## cordic_native
module cordic_native(
    I_rst_n,                 
    I_clk,                   
    I_init_phase,            
    I_change_phase,           
    I_inc_phase,             
    O_cos,                   
    O_sin                    
    );
For scale: about 550 flip-flops, roughly 36000 µm² of cells after synthesis.
Settings: LEC_CHECK=0, CAP_MARGIN=25, CELL_PAD_IN_SITES_GLOBAL_PLACEMENT=3, CORE_MARGIN=7, CORE_UTILIZATION=69, CTS_CLUSTER_DIAMETER=236, CTS_CLUSTER_SIZE=43, HOLD_SLACK_MARGIN=0.16, MAX_ROUTING_LAYER=met4, MIN_ROUTING_LAYER=met2, PLACE_DENSITY_LB_ADDON=0.15, SLEW_MARGIN=25, TNS_END_PERCENT=55; clock period 3.95 ns.
run.sh (not shown) runs the stock make flow with config.mk's settings and CLKGATE_MAP_FILE=.
The baseline failed in global placement without I/O, error FLW-0024.
Next try:
Settings changed: CAP_MARGIN 25 to 0, CELL_PAD_IN_SITES_GLOBAL_PLACEMENT 3 to not set, CORE_MARGIN 7 to 2, CORE_UTILIZATION 69 to 72, CTS_CLUSTER_DIAMETER 236 to not set, CTS_CLUSTER_SIZE 43 to not set, HOLD_SLACK_MARGIN 0.16 to not set, MAX_ROUTING_LAYER met4 to not set, MIN_ROUTING_LAYER met2 to not set, PLACE_DENSITY_LB_ADDON 0.15 to not set, SETUP_SLACK_MARGIN set to 0.34, SLEW_MARGIN 25 to 20, TNS_END_PERCENT 55 to not set.
Clock period 3.95 ns to 3.32 ns, I/O delays scaled along.
Effect: Now the flow completed with no timing, DRC or antenna violations. Synthesized area does not change. Die area decreases by 12%. Synthesized cell count does not change.
Next try:
Settings changed: ABC_AREA set to 1, CAP_MARGIN 0 to 20, CORE_UTILIZATION 72 to 70, SETUP_SLACK_MARGIN 0.34 to not set.
Clock period 3.32 ns to 2.84 ns, I/O delays scaled along.
Result: With this change the flow produced a layout that fails on setup timing; worst hold slack degrades by 0.022 ns; clock skew came out higher by 0.027 ns; cell count went up by 18%; register-to-register slack got worse by 0.29 ns; flip-flop count is unchanged; synthesized cell count is higher by 23%; final area hardly moves; wire length rose by 4.5%; die area grows by 6.6%.

========
Starting RTL as in the previous note.
// cordic_native
module cordic_native(
    I_rst_n,                 
    I_clk,                   
    I_init_phase,            
    I_change_phase,           
    I_inc_phase,             
    O_cos,                   
    O_sin                    
    );
Settings: LEC_CHECK=0, CAP_MARGIN=25, CORE_MARGIN=2, CORE_UTILIZATION=40, CTS_CLUSTER_DIAMETER=284, MAX_ROUTING_LAYER=met4, PLACE_DENSITY_LB_ADDON=0.15, SLEW_MARGIN=20, TNS_END_PERCENT=75; clock period 3.95 ns.
The first run finished with timing, DRC and antenna clean.
Rerun with:
Settings changed: ABC_AREA set to 1, CAP_MARGIN 25 to 0, CORE_UTILIZATION 40 to 72, CTS_CLUSTER_DIAMETER 284 to unset, MAX_ROUTING_LAYER met4 to unset, PLACE_DENSITY_LB_ADDON 0.15 to unset, SETUP_SLACK_MARGIN set to 0.68, TNS_END_PERCENT 75 to unset.
Clock period 3.95 ns to 2.28 ns, I/O delays scaled along.
=>
- With this change the flow never finished: it broke off in clock tree synthesis (4_1_cts)
- die area decreases by well over a third
- synthesized cell count rises by about a fifth
- synthesized area came out higher by a few percent
Rerun with:
Settings changed: CAP_MARGIN 0 to 20, CORE_UTILIZATION 72 to 66, SETUP_SLACK_MARGIN 0.68 to unset.
Clock period 2.28 ns to 3.36 ns, I/O delays scaled along.
With this change the flow went through all stages and came out clean.
Die size went up by 8.9%.
Area after synthesis stays the same.
Synthesized cell count is unchanged.
Rerun with:
Settings changed: ABC_AREA 1 to unset, CORE_UTILIZATION 66 to 64, SETUP_SLACK_MARGIN set to 0.74.
Clock period 3.36 ns to 3.32 ns, I/O delays scaled along.
Outcome:
- critical path depth stays the same
- core utilization goes up by 15 points
- wire length goes up by a quarter to a third
- setup slack is worse by 0.093 ns
- fmax goes down slightly
- hold slack is worse by 0.034 ns
- synthesized cell count goes down by about a fifth
Rerun with:
Settings changed: CORE_UTILIZATION 64 to 40, SETUP_SLACK_MARGIN 0.74 to unset.
Clock period 3.32 ns to 4.1 ns, I/O delays scaled along.
The new run ran to the end with no violations. Global-route usage came out lower by 14 points. Cell area went down by 18%. Wire length shrinks by 31%. Count of clock-buffer cells in the layout drops by 3. Area after synthesis does not change. Cell count shrinks by 1.8%. Synthesized cell count stays the same. Worst hold slack improves by 0.032 ns.
Rerun with:
Settings changed: CORE_UTILIZATION 40 to 61, SETUP_SLACK_MARGIN set to 0.87.
Clock period 4.1 ns to 3.24 ns, I/O delays scaled along.
What happened: Setup slack loses 0.32 ns. Via count increases by 19%. Synthesized area stays the same. Design area increases by 26%. Hold slack gets worse by 0.020 ns.

========
## build 46
Starting RTL as in the previous note.
make LEC_CHECK=0 ABC_AREA=1 CAP_MARGIN=0 CORE_MARGIN=2 CORE_UTILIZATION=72 CTS_CLUSTER_SIZE=10 PLACE_DENSITY=0.39 SLEW_MARGIN=20 TNS_END_PERCENT=10 finish   # period 2.34 ns
For build 46, the flow was terminated by a tool error in global routing (5_1_grt) and produced no final design.
### build 46 -> build 9
Settings: SETUP_SLACK_MARGIN: unset -> 0.37; PLACE_DENSITY: 0.39 -> 0.65; CAP_MARGIN: 0 -> 20; CTS_CLUSTER_SIZE: 10 -> unset; TNS_END_PERCENT: 10 -> unset; ABC_AREA: 1 -> unset; the clock period (ns, I/O delays scaled along): 2.34 -> 3.24.
Notes after the runs:
Final checks on build 9, whose flow otherwise completed, came back failing, citing negative setup slack.
Between build 46 and build 9, the flow reports number of buffers inserted to repair setup after CTS increasing by more than a quarter.
Between build 9 and build 46, number of placed cells counting well taps is higher for build 46, build 9 comes in under that.
As of build 9, count of different cell masters after synthesis had risen by more than a quarter compared to build 46.
Post-synthesis adder-cell area fraction delta for build 9 relative to build 46: 0.71 points higher
Summary of the comparison: placement-stage cell area is lower in build 9, relative to build 46.
Of build 9 and build 46, the run reporting the higher area enclosed by the die boundary was build 46.
Relative to build 9, the following input files were edited for build 71:
Settings: SETUP_SLACK_MARGIN now 0.51, was 0.37; PLACE_DENSITY no longer set, was 0.65; CTS_CLUSTER_SIZE now 32, previously not set; the clock period (ns, I/O delays scaled along) now 3.32, was 3.24.
Results
- Although it ran to completion, build 71 produced a layout that fails the final checks because of negative setup slack.
- Build 71 vs build 9: worst clock skew up in build 71
- Sort build 71 and build 9 by total negative slack for setup checks desc -> top: build 9
- Comparing build 71 against build 9, there is no change at all in area after synthesis.
- [build 71 vs build 9] maximum frequency: lower in build 71
- For build 71, the master of the slowest instance on the critical path was sky130_fd_sc_hd__nor3_1, unlike build 9, where it was sky130_fd_sc_hd__fa_2.
- In build 71, the sequential share of layout area came out 0.59 points below the value in build 9.
